== job 5668 ==
## ram_tester
module ram_tester
#(
     parameter AXI_ID           = 0
)
(
     input          clk_i
    ,input          rst_i
    ,input          cfg_awvalid_i
    ,input  [31:0]  cfg_awaddr_i
    ,input          cfg_wvalid_i
    ,input  [31:0]  cfg_wdata_i
    ,input  [3:0]   cfg_wstrb_i
    ,input          cfg_bready_i
    ,input          cfg_arvalid_i
    ,input  [31:0]  cfg_araddr_i
    ,input          cfg_rready_i
    ,input          outport_awready_i
    ,input          outport_wready_i
    ,input          outport_bvalid_i
    ,input  [1:0]   outport_bresp_i
    ,input  [3:0]   outport_bid_i
    ,input          outport_arready_i
    ,input          outport_rvalid_i
    ,input  [31:0]  outport_rdata_i
    ,input  [1:0]   outport_rresp_i
    ,input  [3:0]   outport_rid_i
    ,input          outport_rlast_i
    ,output         cfg_awready_o
    ,output         cfg_wready_o
    ,output         cfg_bvalid_o
    ,output [1:0]   cfg_bresp_o
    ,output         cfg_arready_o
    ,output         cfg_rvalid_o
    ,output [31:0]  cfg_rdata_o
    ,output [1:0]   cfg_rresp_o
    ,output         outport_awvalid_o
    ,output [31:0]  outport_awaddr_o
    ,output [3:0]   outport_awid_o
    ,output [7:0]   outport_awlen_o
    ,output [1:0]   outport_awburst_o
    ,output         outport_wvalid_o
    ,output [31:0]  outport_wdata_o
    ,output [3:0]   outport_wstrb_o
    ,output         outport_wlast_o
    ,output         outport_bready_o
    ,output         outport_arvalid_o
    ,output [31:0]  outport_araddr_o
    ,output [3:0]   outport_arid_o
    ,output [7:0]   outport_arlen_o
    ,output [1:0]   outport_arburst_o
    ,output         outport_rready_o
);
Settings: LEC_CHECK=0, ABC_AREA=1, CAP_MARGIN=5, CORE_ASPECT_RATIO=0.92, CORE_MARGIN=2, CORE_UTILIZATION=72, CTS_CLUSTER_SIZE=41, HOLD_SLACK_MARGIN=0.29, PLACE_DENSITY=0.65, SETUP_SLACK_MARGIN=-0.38, SLEW_MARGIN=20; clock period 4.98 ns.
run.sh (not shown) runs the stock make flow with config.mk's settings and CLKGATE_MAP_FILE=.
[job 5668] flow finished | final checks: failed | reasons: negative setup slack
The inputs of job 634 differ from those of job 5668 as listed below.
Settings: CORE_UTILIZATION: 72 -> 40; HOLD_SLACK_MARGIN: 0.29 -> unset; CORE_ASPECT_RATIO: 0.92 -> unset; CTS_CLUSTER_SIZE: 41 -> unset; SETUP_SLACK_MARGIN: -0.38 -> unset; ABC_AREA: 1 -> unset; CAP_MARGIN: 5 -> 20; PLACE_DENSITY: 0.65 -> unset; the clock period (ns, I/O delays scaled along): 4.98 -> 8.96.
### Flow results
The post-synthesis chip area from yosys reported for job 634 is smaller than that of job 5668 by 3.5%.
Job 5668 ended up with current_addr_q[28] as its endpoint of the worst setup timing path; job 634 ended up with current_addr_q[30].
Delta (job 634 minus job 5668): cell area shows a reduction of 5.6%; die size increased by about 70% relative to the old numbers; total power per unit cell area went down by 230 mW/mm2; total length of routed met2 wires went down by 13%; final-layout clock buffer total grew by 10%.
Critical path launch point = ram_test_end_addr_q[2]: job 634; critical path launch point = current_addr_q[3]: job 5668
Summary of the comparison: number of cells on the critical path is lower in job 634, relative to job 5668.
The number of antenna cells inserted of job 634 falls short of that of job 5668 by 2.
Job 5668: complete, dirty (negative setup slack)
Both conditions hold for job 634: the flow ran to the end and the final layout passed the timing, design-rule and antenna checks.
The higher logic gate share of total power of job 634 and job 5668 is in job 5668.
Here is what was changed in the inputs of job 3625 compared with job 634.
Settings: changing the clock period (ns, I/O delays scaled along) from 8.96 to 6.26.
### Flow results
Of job 634 and job 3625, only job 634 finishes the flow clean. Job 3625 finished all stages; layout check result: FAIL, due to negative setup slack. Job 634 -> job 3625: share of synthesized area occupied by flip-flops and latches flat. In the metrics for job 634 and job 3625, the one carrying the lower non-clock buffer count is job 634. From job 634 to job 3625 the numbers moved as follows: combinational logic power higher, area overhead of the layout relative to synthesis higher.
Here is what was changed in the inputs of job 4786 compared with job 3625.
Settings: setting GPL_TIMING_DRIVEN to 0 for the first time; changing CAP_MARGIN from 20 to 35; setting SETUP_SLACK_MARGIN to 2.12 for the first time; changing the clock period (ns, I/O delays scaled along) from 6.26 to 10.0.
Notes after the runs:
- Job 4786 completed; timing, DRC and antenna clean
- Job 3625 ran in full, but the layout does not pass; the checks complain about negative setup slack.
- Job 4786 vs. job 3625: combinational share of cell area now smaller; combinational share of power now smaller.
- Summary — worst hold slack, job 4786 relative to job 3625: lower, by 0.012 ns.
- Job 4786 improves on job 3625 in clock network power.
- Looking at routed wire length across job 4786 and job 3625, the one that comes out higher is job 4786.
- The slowest library cell on the worst path comes out a41oi_1 in one run and or4_4 in the other, namely in job 4786 and job 3625 respectively.
- Of job 4786 and job 3625, the higher global-route usage over all layers belongs to job 4786.
- Number of non-clock buffers | job 4786 above job 3625

========
ram_tester again, from the RTL that the note above started with.
Design ram_tester, start of the top module:
module ram_tester
#(
     parameter AXI_ID           = 0
)
(
     input          clk_i
    ,input          rst_i
    ,input          cfg_awvalid_i
    ,input  [31:0]  cfg_awaddr_i
    ,input          cfg_wvalid_i
    ,input  [31:0]  cfg_wdata_i
    ,input  [3:0]   cfg_wstrb_i
    ,input          cfg_bready_i
    ,input          cfg_arvalid_i
    ,input  [31:0]  cfg_araddr_i
    ,input          cfg_rready_i
    ,input          outport_awready_i
    ,input          outport_wready_i
    ,input          outport_bvalid_i
    ,input  [1:0]   outport_bresp_i
    ,input  [3:0]   outport_bid_i
    ,input          outport_arready_i
    ,input          outport_rvalid_i
    ,input  [31:0]  outport_rdata_i
    ,input  [1:0]   outport_rresp_i
    ,input  [3:0]   outport_rid_i
    ,input          outport_rlast_i
    ,output         cfg_awready_o
    ,output         cfg_wready_o
    ,output         cfg_bvalid_o
    ,output [1:0]   cfg_bresp_o
    ,output         cfg_arready_o
    ,output         cfg_rvalid_o
    ,output [31:0]  cfg_rdata_o
    ,output [1:0]   cfg_rresp_o
    ,output         outport_awvalid_o
    ,output [31:0]  outport_awaddr_o
    ,output [3:0]   outport_awid_o
    ,output [7:0]   outport_awlen_o
    ,output [1:0]   outport_awburst_o
    ,output         outport_wvalid_o
    ,output [31:0]  outport_wdata_o
    ,output [3:0]   outport_wstrb_o
    ,output         outport_wlast_o
    ,output         outport_bready_o
    ,output         outport_arvalid_o
    ,output [31:0]  outport_araddr_o
    ,output [3:0]   outport_arid_o
    ,output [7:0]   outport_arlen_o
    ,output [1:0]   outport_arburst_o
    ,output         outport_rready_o
);
Settings: LEC_CHECK=0, ABC_AREA=1, CAP_MARGIN=20, CORE_ASPECT_RATIO=1.33, CORE_MARGIN=2, CORE_UTILIZATION=72, CTS_CLUSTER_DIAMETER=385, CTS_CLUSTER_SIZE=100, PLACE_DENSITY=0.36, SLEW_MARGIN=20; clock period 3.59 ns.
The baseline ended with an error in global routing (5_1_grt) on GRT-0232.
Edit:
CORE_ASPECT_RATIO = 1.34   (was 1.33)
CTS_CLUSTER_DIAMETER = unset   (was 385)
CTS_CLUSTER_SIZE = 88   (was 100)
PLACE_DENSITY = 0.39   (was 0.36)
SETUP_SLACK_MARGIN = 0.5   (was unset)
TNS_END_PERCENT = 15   (was unset)
clock period = 8.32 ns   (was 3.59 ns; I/O delays follow)
Now the flow passed the timing, design-rule and antenna checks.
Die size hardly moves.
Synthesized area stays the same.
Synthesized cell count does not change.
Edit:
CORE_ASPECT_RATIO = 1.33   (was 1.34)
CTS_CLUSTER_DIAMETER = 385   (was unset)
CTS_CLUSTER_SIZE = 100   (was 88)
PLACE_DENSITY = unset   (was 0.39)
SETUP_SLACK_MARGIN = unset   (was 0.5)
TNS_END_PERCENT = unset   (was 15)
clock period = 3.59 ns   (was 8.32 ns; I/O delays follow)
=> With this change the flow never finished: it broke off in global routing (5_1_grt) (GRT-0232); die size is about the same; synthesized area stays the same; synthesized cell count does not change.
Edit:
CAP_MARGIN = 5   (was 20)
CORE_ASPECT_RATIO = unset   (was 1.33)
CTS_CLUSTER_DIAMETER = unset   (was 385)
CTS_CLUSTER_SIZE = 41   (was 100)
PLACE_DENSITY = 0.65   (was unset)
SETUP_SLACK_MARGIN = -0.38   (was unset)
clock period = 5.27 ns   (was 3.59 ns; I/O delays follow)
After rerunning: Now the flow finished with negative setup slack left; die size is about the same; area after synthesis is unchanged; synthesized cell count does not change.

========
Starting RTL as in the previous note.
export LEC_CHECK = 0
export ABC_AREA = 1
export CAP_MARGIN = 20
export CORE_ASPECT_RATIO = 1.33
export CORE_MARGIN = 2
export CORE_UTILIZATION = 72
export CTS_CLUSTER_DIAMETER = 385
export CTS_CLUSTER_SIZE = 100
export SETUP_SLACK_MARGIN = 0.62
export SLEW_MARGIN = 20
export TNS_END_PERCENT = 10
create_clock -name core_clock -period 3.59 [get_ports {clk_i}]
The first run failed in global routing on GRT-0232.
==> next run, changes <==
==> flow/config.mk (replaced) <==
export PLATFORM = sky130hd
export DESIGN_NAME = ram_tester
export DESIGN_NICKNAME = ram_tester
export VERILOG_FILES = /design/flow/design.v
export SDC_FILE = /design/flow/constraint.sdc
export NUM_CORES = 4
export LEC_CHECK = 0
export CAP_MARGIN = 20
export CORE_MARGIN = 2
export CORE_UTILIZATION = 40
export SETUP_SLACK_MARGIN = 0.8
export SLEW_MARGIN = 20
==> flow/constraint.sdc (replaced) <==
create_clock -name core_clock -period 8.96 [get_ports {clk_i}]
set_input_delay 1.7920 -clock core_clock [delete_from_list [all_inputs] [get_ports {clk_i}]]
set_output_delay 1.7920 -clock core_clock [all_outputs]
set_load 0.01 [all_outputs]
- The changed run completed without violations
- die size went up by about 70%
- area after synthesis goes down by about 3.5%
- synthesized cell count shrinks by about 20%

========
ram_tester again, from the RTL that the note above started with.
Design ram_tester, start of the top module:
module ram_tester
#(
     parameter AXI_ID           = 0
)
(
     input          clk_i
    ,input          rst_i
    ,input          cfg_awvalid_i
    ,input  [31:0]  cfg_awaddr_i
    ,input          cfg_wvalid_i
    ,input  [31:0]  cfg_wdata_i
    ,input  [3:0]   cfg_wstrb_i
    ,input          cfg_bready_i
    ,input          cfg_arvalid_i
    ,input  [31:0]  cfg_araddr_i
    ,input          cfg_rready_i
    ,input          outport_awready_i
    ,input          outport_wready_i
    ,input          outport_bvalid_i
    ,input  [1:0]   outport_bresp_i
    ,input  [3:0]   outport_bid_i
    ,input          outport_arready_i
    ,input          outport_rvalid_i
    ,input  [31:0]  outport_rdata_i
    ,input  [1:0]   outport_rresp_i
    ,input  [3:0]   outport_rid_i
    ,input          outport_rlast_i
    ,output         cfg_awready_o
    ,output         cfg_wready_o
    ,output         cfg_bvalid_o
    ,output [1:0]   cfg_bresp_o
    ,output         cfg_arready_o
    ,output         cfg_rvalid_o
    ,output [31:0]  cfg_rdata_o
    ,output [1:0]   cfg_rresp_o
    ,output         outport_awvalid_o
    ,output [31:0]  outport_awaddr_o
  ...
clock: 5.01 ns
lec_check: 0
abc_area: 1
cap_margin: 20
cell_pad_in_sites_global_placement: 0
core_margin: 2
core_utilization: 72
cts_cluster_diameter: 349
cts_cluster_size: 39
min_routing_layer: met1
place_density: 0.64
setup_slack_margin: 1.33
slew_margin: 10
The baseline stopped in 5_1_grt on GRT-0228.
Then changed:
==> flow/config.mk (replaced) <==
export PLATFORM = sky130hd
export DESIGN_NAME = ram_tester
export DESIGN_NICKNAME = ram_tester
export VERILOG_FILES = /design/flow/design.v
export SDC_FILE = /design/flow/constraint.sdc
export NUM_CORES = 4
export LEC_CHECK = 0
export ABC_AREA = 1
export CAP_MARGIN = 20
export CORE_MARGIN = 2
export CORE_UTILIZATION = 68
export SLEW_MARGIN = 20
export TNS_END_PERCENT = 15
==> flow/constraint.sdc (replaced) <==
create_clock -name core_clock -period 8.32 [get_ports {clk_i}]
set_input_delay 1.6640 -clock core_clock [delete_from_list [all_inputs] [get_ports {clk_i}]]
set_output_delay 1.6640 -clock core_clock [all_outputs]
set_load 0.01 [all_outputs]
=> With this change the flow finished with timing, DRC and antenna clean. Synthesized cell count does not change. Synthesized area is unchanged. Die size goes up by about 6%.

========
## fjord
Starting RTL as in the previous note.
// ram_tester
module ram_tester
#(
     parameter AXI_ID           = 0
)
(
     input          clk_i
    ,input          rst_i
    ,input          cfg_awvalid_i
    ,input  [31:0]  cfg_awaddr_i
    ,input          cfg_wvalid_i
    ,input  [31:0]  cfg_wdata_i
    ,input  [3:0]   cfg_wstrb_i
    ,input          cfg_bready_i
    ,input          cfg_arvalid_i
    ,input  [31:0]  cfg_araddr_i
    ,input          cfg_rready_i
    ,input          outport_awready_i
    ,input          outport_wready_i
    ,input          outport_bvalid_i
    ,input  [1:0]   outport_bresp_i
    ,input  [3:0]   outport_bid_i
    ,input          outport_arready_i
    ,input          outport_rvalid_i
    ,input  [31:0]  outport_rdata_i
    ,input  [1:0]   outport_rresp_i
    ,input  [3:0]   outport_rid_i
    ,input          outport_rlast_i
    ,output         cfg_awready_o
    ,output         cfg_wready_o
    ,output         cfg_bvalid_o
    ,output [1:0]   cfg_bresp_o
    ,output         cfg_arready_o
    ,output         cfg_rvalid_o
    ,output [31:0]  cfg_rdata_o
    ,output [1:0]   cfg_rresp_o
    ,output         outport_awvalid_o
    ,output [31:0]  outport_awaddr_o
    ,output [3:0]   outport_awid_o
    ,output [7:0]   outport_awlen_o
    ,output [1:0]   outport_awburst_o
    ,output         outport_wvalid_o
    ,output [31:0]  outport_wdata_o
    ,output [3:0]   outport_wstrb_o
    ,output         outport_wlast_o
    ,output         outport_bready_o
    ,output         outport_arvalid_o
    ,output [31:0]  outport_araddr_o
    ,output [3:0]   outport_arid_o
    ,output [7:0]   outport_arlen_o
    ,output [1:0]   outport_arburst_o
    ,output         outport_rready_o
);
clock: 10.0 ns
lec_check: 0
cap_margin: 20
cell_pad_in_sites_detail_placement: 1
core_aspect_ratio: 0.65
core_margin: 2
core_utilization: 69
cts_cluster_size: 83
max_routing_layer: met4
slew_margin: 20
fjord failed in clock tree synthesis with DPL-0033.
Relative to fjord, the following input files were edited for onyx:
# fjord
export LEC_CHECK = 0
export CAP_MARGIN = 20
export CELL_PAD_IN_SITES_DETAIL_PLACEMENT = 1
export CORE_ASPECT_RATIO = 0.65
export CORE_MARGIN = 2
export CORE_UTILIZATION = 69
export CTS_CLUSTER_SIZE = 83
export MAX_ROUTING_LAYER = met4
export SLEW_MARGIN = 20
create_clock -name core_clock -period 10.0 [get_ports {clk_i}]
# onyx
export LEC_CHECK = 0
export CAP_MARGIN = 20
export CORE_MARGIN = 2
export CORE_UTILIZATION = 57
export SLEW_MARGIN = 20
create_clock -name core_clock -period 5.32 [get_ports {clk_i}]
Notes after the runs:
Diff fjord -> onyx: number of cells after detailed placement went up, post-DP HPWL saw a decrease, overall die width now sits lower, placement-stage worst setup slack shrank by 2.64 ns.
When onyx is measured against fjord, its last weighted congestion value of the routability-driven placer turns out 6.3% lower.
In onyx the placed instance area turned out 5.4% higher than in fjord.
The flow completed for onyx, but it is not clean: the layout still shows negative setup slack.
Inputs modified between onyx and ember:
# onyx
export LEC_CHECK = 0
export CAP_MARGIN = 20
export CORE_MARGIN = 2
export CORE_UTILIZATION = 57
export SLEW_MARGIN = 20
create_clock -name core_clock -period 5.32 [get_ports {clk_i}]
# ember
export LEC_CHECK = 0
export CAP_MARGIN = 20
export CORE_MARGIN = 2
export CORE_UTILIZATION = 40
export CTS_CLUSTER_DIAMETER = 228
export GPL_TIMING_DRIVEN = 0
export MAX_ROUTING_LAYER = met4
export SETUP_SLACK_MARGIN = 2.12
export SLEW_MARGIN = 20
create_clock -name core_clock -period 10.0 [get_ports {clk_i}]
[summary]
- ember finished end to end and its layout was clean on timing, DRC and antenna.
- ember vs. onyx: global-route wire length before repair saw an increase, slew at the pin closest to its max-slew limit saw an increase.
- ember vs. onyx: final worst setup slack went up by 3.26 ns.
- Between ember and onyx, the difference in footprint of the flip-flops and latches is negligible.
- ember against onyx: final net count fell about 0.7%; clock power share rose by 0.4 points; post-route worst hold slack fell by 0.0043 ns.
Inputs modified between ember and raven:
# ember
export LEC_CHECK = 0
export CAP_MARGIN = 20
export CORE_MARGIN = 2
export CORE_UTILIZATION = 40
export CTS_CLUSTER_DIAMETER = 228
export GPL_TIMING_DRIVEN = 0
export MAX_ROUTING_LAYER = met4
export SETUP_SLACK_MARGIN = 2.12
export SLEW_MARGIN = 20
create_clock -name core_clock -period 10.0 [get_ports {clk_i}]
# raven
export LEC_CHECK = 0
export CAP_MARGIN = 20
export CORE_MARGIN = 2
export CORE_UTILIZATION = 72
export PLACE_DENSITY = 0.65
export SETUP_SLACK_MARGIN = 0.83
export SLEW_MARGIN = 20
create_clock -name core_clock -period 5.85 [get_ports {clk_i}]
Notes after the runs:
- raven finished every stage; the final checks, however, were not passed, the failures being negative setup slack.
- Going from ember to raven, wire length of the first global-routing pass now sits lower; power share of the combinational group now sits higher; setup slack now sits lower; CTS buffer count now sits lower.
- Total power per unit cell area: raven vs ember up about 80%
- ember -> raven: CTS H-tree depth delta 0, exact match
- The switching power summed over all nets in raven is 1.8 times that in ember.
- The lower length of routed met3 wiring came out of ember.
Power is estimated from default activity; no workload was simulated.
